==> run a <==
==> flow/design.v (excerpt) <==
module main(clk, rst, mem_rdata, mem_addr, mem_wdata, mem_we);
Settings: LEC_CHECK=0, CAP_MARGIN=0, CELL_PAD_IN_SITES_GLOBAL_PLACEMENT=1, CORE_MARGIN=7, CORE_UTILIZATION=41, CTS_CLUSTER_SIZE=82, MAX_ROUTING_LAYER=met4, SETUP_SLACK_MARGIN=-0.61, SLEW_MARGIN=40, TNS_END_PERCENT=85; clock period 6.74 ns.
run.sh (not shown) runs the stock make flow with config.mk's settings and CLKGATE_MAP_FILE=.
==> run b: changes against run a <==
==> flow/config.mk (replaced) <==
export PLATFORM = sky130hd
export DESIGN_NAME = main
export DESIGN_NICKNAME = main
export VERILOG_FILES = /design/flow/design.v
export SDC_FILE = /design/flow/constraint.sdc
export NUM_CORES = 4
export LEC_CHECK = 0
export CAP_MARGIN = 20
export CORE_MARGIN = 2
export CORE_UTILIZATION = 64
export SETUP_SLACK_MARGIN = 0.94
export SLEW_MARGIN = 20
==> flow/constraint.sdc (replaced) <==
create_clock -name core_clock -period 3.76 [get_ports {clk}]
set_input_delay 0.7520 -clock core_clock [delete_from_list [all_inputs] [get_ports {clk}]]
set_output_delay 0.7520 -clock core_clock [all_outputs]
set_load 0.01 [all_outputs]
==> run c: changes against run a <==
==> flow/config.mk (replaced) <==
export PLATFORM = sky130hd
export DESIGN_NAME = main
export DESIGN_NICKNAME = main
export VERILOG_FILES = /design/flow/design.v
export SDC_FILE = /design/flow/constraint.sdc
export NUM_CORES = 4
export LEC_CHECK = 0
export CAP_MARGIN = 20
export CORE_MARGIN = 2
export CORE_UTILIZATION = 56
export SETUP_SLACK_MARGIN = -0.27
export SLEW_MARGIN = 20
==> flow/constraint.sdc (replaced) <==
create_clock -name core_clock -period 3.76 [get_ports {clk}]
set_input_delay 0.7520 -clock core_clock [delete_from_list [all_inputs] [get_ports {clk}]]
set_output_delay 0.7520 -clock core_clock [all_outputs]
set_load 0.01 [all_outputs]
==> run d: changes against run a <==
==> flow/config.mk (replaced) <==
export PLATFORM = sky130hd
export DESIGN_NAME = main
export DESIGN_NICKNAME = main
export VERILOG_FILES = /design/flow/design.v
export SDC_FILE = /design/flow/constraint.sdc
export NUM_CORES = 4
export LEC_CHECK = 0
export CAP_MARGIN = 20
export CORE_MARGIN = 2
export CORE_UTILIZATION = 40
export CTS_CLUSTER_SIZE = 54
export SLEW_MARGIN = 5
==> flow/constraint.sdc (replaced) <==
create_clock -name core_clock -period 5.5 [get_ports {clk}]
set_input_delay 1.1000 -clock core_clock [delete_from_list [all_inputs] [get_ports {clk}]]
set_output_delay 1.1000 -clock core_clock [all_outputs]
set_load 0.01 [all_outputs]
==> notes.md <==
Run status
• **status** failed layout checks
• **list of failed layout checks** negative setup slack

Route
• **Detailed Route Iter0 Violations** 1455
• **number of antenna cells inserted** 0
• **total met3 wirelength after detailed routing** 3741 um

Floorplan
• **Die Outline Area** 17830 sq um
• **area inside the core boundary** 16470 sq um

Global route
• **global-route track usage on met3** 0.07002

Finish
• **combinational gate count** 933
• **Sequential cell area** 2749 sq um
• **count of clock-net buffers in the final layout** 18

Worst setup path
• **most used cell, CP** sky130_fd_sc_hd__and3_4
• **crit-path cells** or4_4 > nor2_8 > and3_4 > or3_4 > inv_4 > fa_2 > nand3_2 > and2_1 > mux2i_1 > xnor2_1 > a222oi_1 > o41ai_2 > a21oi_1 > and3_4 > o221a_4 > a21oi_2 > buf_2
• **largest fanout on the critical path** 7
• **Crit Reg-Reg Endpoint** DUT.b2v_inst12.out[3]

Pwr
• **Switch Pwr** 1696 uW

Timing
• **Setup WS post-layout** -1.235 ns
• **Final Setup Violations** 72

Run
• **count of tool warnings** 58

(the above is from run c)
==> notes.md <==
Run status
• **status** finished clean

Timing
• **Final Setup Violations** 0
• **Setup WS post-layout** 0.05102 ns

Worst setup path
• **most used cell, CP** sky130_fd_sc_hd__buf_6
• **largest fanout on the critical path** 7

Pwr
• **Switch Pwr** 1017 uW

Floorplan
• **area inside the core boundary** 23260 sq um
• **Die Outline Area** 24730 sq um

Run
• **count of tool warnings** 55

Route
• **total met3 wirelength after detailed routing** 2251 um
• **number of antenna cells inserted** 0

(the above is from run d)
==> notes.md <==
Route
• **Detailed Route Iter0 Violations** 996
• **wirelength, routed** 36940 um
• **total met3 wirelength after detailed routing** 2120 um
• **number of antenna cells inserted** 0

Floorplan
• **Die Outline Area** 27350 sq um
• **area inside the core boundary** 22570 sq um

Pwr
• **Switch Pwr** 864.5 uW

Timing
• **Final Setup Violations** 0
• **hold violation count in the final report** 0
• **worst hold slack** 0.4660 ns

Finish
• **flip-flop and latch count** 137
• **combinational gate count** 933
• **count of clock-net buffers in the final layout** 17
• **Sequential cell area** 2744 sq um

Run status
• **status** finished clean

Run
• **count of tool warnings** 55

Worst setup path
• **largest fanout on the critical path** 12
• **Crit Reg-Reg Endpoint** DUT.b2v_inst13.out[2]
• **library cell contributing the largest single delay on the critical path** sky130_fd_sc_hd__or4_4

(the above is from run a)
==> notes.md <==
Floorplan
• **area inside the core boundary** 14420 sq um
• **Starting Density** 0.6515
• **Die Outline Area** 15670 sq um

Run status
• **tool error** [ERROR GRT-0116] Global routing finished with congestion. Check the congestion regions in the DRC Viewer.
• **status** did not finish
• **failing step** 5_1_grt

Yosys
• **Post-Synth Adder-Cell Area** 0.05300
• **Synth top cell by count** sky130_fd_sc_hd__nand2_1

Global route
• **global-route track usage on met3** 0.4891

(the above is from run b)


==> inputs of run X <==
main again, from the RTL that the note above started with.
Design main, start of the top module:
module main(clk, rst, mem_rdata, mem_addr, mem_wdata, mem_we);
	input clk, rst;
	input [15:0] mem_rdata;       
	output [7:0] mem_addr;
	output [7:0] mem_wdata;
	output mem_we;
	wire PCWrite, IRWrite, S, AdrSrc, MemWrite, RegSrc1, ExtenderShift, RegWrite;
	wire [1:0] RegSrc0, ALUSrcA, ALUSrcB, ResultSrc, ImmSrc;
	wire [3:0] ALUControl;
	wire [3:0] FLAGS;
	wire [15:0] Instr;
	wire [2:0] IMM_VAL_7;
	wire [7:0] IMM_VAL_1;
	assign ImmSrc = Instr[15:14];
	assign IMM_VAL_7 = 7;
	assign IMM_VAL_1 = 1;
	assign mem_we = MemWrite;
	controller CTRL(
		.clk(clk),
		.rst(rst),
		.FLAGS(FLAGS),
		.Instr(Instr),
		.PCWrite(PCWrite),
		.IRWrite(IRWrite),
		.S(S),
		.AdrSrc(AdrSrc),
		.MemWrite(MemWrite),
		.RegSrc1(RegSrc1),
		.ExtenderShift(ExtenderShift),
		.RegWrite(RegWrite),
		.RegSrc0(RegSrc0),
		.ALUSrcA(ALUSrcA),
		.ALUSrcB(ALUSrcB),
		.ResultSrc(ResultSrc),
		.ALUControl(ALUControl)
	);
	datapath DUT(
		AdrSrc,
		PCWrite,
		MemWrite,
		IRWrite,
		RegSrc1,
		ExtenderShift,
		RegWrite,
		clk,
		rst,
		S,
		ALUControl,
		ALUSrcA,
		ALUSrcB,
		IMM_VAL_1,
		IMM_VAL_7,
		ImmSrc,
		RegSrc0,
		ResultSrc,
		mem_rdata,
		FLAGS,
		Instr,
		mem_addr,
		mem_wdata
	);
endmodule
export LEC_CHECK = 0
export CAP_MARGIN = 0
export CELL_PAD_IN_SITES_GLOBAL_PLACEMENT = 0
export CORE_MARGIN = 2
export CORE_UTILIZATION = 72
export CTS_CLUSTER_DIAMETER = 93
export HOLD_SLACK_MARGIN = -0.09
export MAX_ROUTING_LAYER = met5
export SETUP_SLACK_MARGIN = 0.3
export SLEW_MARGIN = 20
export TNS_END_PERCENT = 85
create_clock -name core_clock -period 5.29 [get_ports {clk}]
==> run G (differences from run X) <==
CAP_MARGIN = 20   (was 0)
CELL_PAD_IN_SITES_GLOBAL_PLACEMENT = not set   (was 0)
CTS_CLUSTER_DIAMETER = not set   (was 93)
CTS_CLUSTER_SIZE = 51   (was not set)
HOLD_SLACK_MARGIN = not set   (was -0.09)
MAX_ROUTING_LAYER = not set   (was met5)
PLACE_DENSITY = 0.65   (was not set)
SETUP_SLACK_MARGIN = not set   (was 0.3)
TNS_END_PERCENT = 45   (was 85)
==> flow/constraint.sdc (replaced) <==
create_clock -name core_clock -period 3.78 [get_ports {clk}]
set_input_delay 0.7560 -clock core_clock [delete_from_list [all_inputs] [get_ports {clk}]]
set_output_delay 0.7560 -clock core_clock [all_outputs]
set_load 0.01 [all_outputs]
==> run F (differences from run X) <==
ABC_AREA = 1   (was not set)
CAP_MARGIN = 20   (was 0)
CELL_PAD_IN_SITES_GLOBAL_PLACEMENT = not set   (was 0)
CORE_UTILIZATION = 62   (was 72)
CTS_CLUSTER_DIAMETER = not set   (was 93)
HOLD_SLACK_MARGIN = not set   (was -0.09)
MAX_ROUTING_LAYER = not set   (was met5)
SETUP_SLACK_MARGIN = not set   (was 0.3)
TNS_END_PERCENT = not set   (was 85)
==> flow/constraint.sdc (replaced) <==
create_clock -name core_clock -period 3.92 [get_ports {clk}]
set_input_delay 0.7840 -clock core_clock [delete_from_list [all_inputs] [get_ports {clk}]]
set_output_delay 0.7840 -clock core_clock [all_outputs]
set_load 0.01 [all_outputs]
==> run B (differences from run X) <==
CAP_MARGIN = 20   (was 0)
CELL_PAD_IN_SITES_GLOBAL_PLACEMENT = not set   (was 0)
CORE_UTILIZATION = 56   (was 72)
CTS_CLUSTER_DIAMETER = not set   (was 93)
HOLD_SLACK_MARGIN = not set   (was -0.09)
MAX_ROUTING_LAYER = not set   (was met5)
SETUP_SLACK_MARGIN = 0.9   (was 0.3)
TNS_END_PERCENT = not set   (was 85)
==> flow/constraint.sdc (replaced) <==
create_clock -name core_clock -period 3.28 [get_ports {clk}]
set_input_delay 0.6560 -clock core_clock [delete_from_list [all_inputs] [get_ports {clk}]]
set_output_delay 0.6560 -clock core_clock [all_outputs]
set_load 0.01 [all_outputs]
==> run summary <==
Figures from the implementation reports.

- On met2, the global router reports a usage of 76.5%.
- On the critical path, the stage with the largest delay is an instance of sky130_fd_sc_hd__dfxtp_4.
- After synthesis, the netlist uses 53 different library cells.
- The run finished, with violations left.
- Grouping stages by cell kind, the critical path spends the most delay in simple AND/OR/NAND/NOR gates.
- The final count of negative-setup-slack endpoints is 9.
- For reference, compound AND-OR and OR-AND cells occupy 18.0% of the area reported after synthesis.
- The endpoint identified for the worst register-to-register timing path is DUT.b2v_inst13.out[2]$_SDFFE_PP0P_.
- Post-CTS repair changed the size of 93 cells.
- STA classifies the critical path startpoint as a flip-flop.
- The clock-pin slew reported for the worst setup and hold paths after clock tree synthesis is 0.07 ns.
- The upper clock frequency limit is 0.204 GHz.
- The fraction of met3 tracks used by global routing reads 9.24%.
- The total power reads 5040 uW.
- The smallest setup slack after layout is -0.984 ns.
- The count of cells in the finished layout, fillers not included, comes to 1933.
- The internal power component is 3040 uW.
- The checks that failed: negative setup slack.
- According to the CTS report, the clock sink count is 137.
- The synthesized netlist net count is 1536.
-- figures above: run F

==> run summary <==
Figures from the implementation reports.

- The flow ran to the end, but the layout failed its checks.
- The layout checks failed on negative setup slack.
- When the netlist entered floorplanning its net count stood at 1248.
- Per the synthesis report, the AND-OR/OR-AND share of the synthesized area is 27.9%.
- The smallest setup slack after layout reads -1.64 ns.
- The clock-pin slew reported for the worst setup and hold paths after clock tree synthesis reads 0.06 ns.
- The clock sink total is 137.
- Among cell families on the critical path, the largest total delay comes from AND-OR/OR-AND gates.
- The count of placed standard cells in the final layout, fillers left out reads 1722.
- The worst setup path is launched from a flip-flop.
- The tightest min-delay check is of the flip-flop to flip-flop type.
- The final count of negative-setup-slack endpoints is 87.
- The met2 usage reads 76.4%.
- The final power report lists total power as 5960 uW.
- The internal power component is 3880 uW.
- The upper clock frequency limit is 0.203 GHz.
- The number of distinct library cells after synthesis is 94.
- Global routing consumed, on the met3 layer, 9.40% of the routing resources.
- For hold timing, the worst endpoint is CTRL.current_state[0]$_DFF_P_.
-- figures above: run B

==> run summary <==
Implementation numbers.

- The count of instantiated cells in the yosys netlist is 1192.
- The number of nets in the synthesized netlist is 1248.
- The number of distinct library cells after synthesis is 94.
- The run stopped with a tool error.
- Counting the warning lines in the Yosys log gives 20.
- The synthesis run shows the most used standard cells to be sky130_fd_sc_hd__nand2_1 (145), sky130_fd_sc_hd__dfxtp_1 (137), sky130_fd_sc_hd__nor2_1 (105).
- The proportion of synthesized area in mux cells is 7.14%.
- The last stage the flow got to reads clock tree synthesis.
- The combined area of all synthesized cells is 0.00940 sq mm.
- The area fraction in compound gates after synthesis is 27.9%.
- The first error in the log reads "[ERROR DPL-0033] detailed placement checks failed during check placement".
-- figures above: run G

==> run summary <==
Figures from the implementation reports.

- The flow ran to the end, but the layout failed its checks.
- The report lists the violated layout checks as negative setup slack.
- The internal power component is 2260 uW.
- The category of the worst setup path launch point is a flip-flop.
- The slowest stage of the critical path is the sky130_fd_sc_hd__or4_4 cell.
- The cell resize tally after clock tree synthesis reads 42.
- Broken down by cell family, the worst path's largest delay share belongs to AND-OR/OR-AND gates.
- The final count of negative-setup-slack endpoints reads 4.
- The fraction of met3 tracks used by global routing is 21.1%.
- The total power reads 3420 uW.
- The met2 usage is 82.2%.
- The smallest setup slack after layout is -0.314 ns.
- The non-clock buffer total of the final layout reads 154.
- The clock sink total reads 137.
-- figures above: run X

Power is estimated from default activity; no workload was simulated.
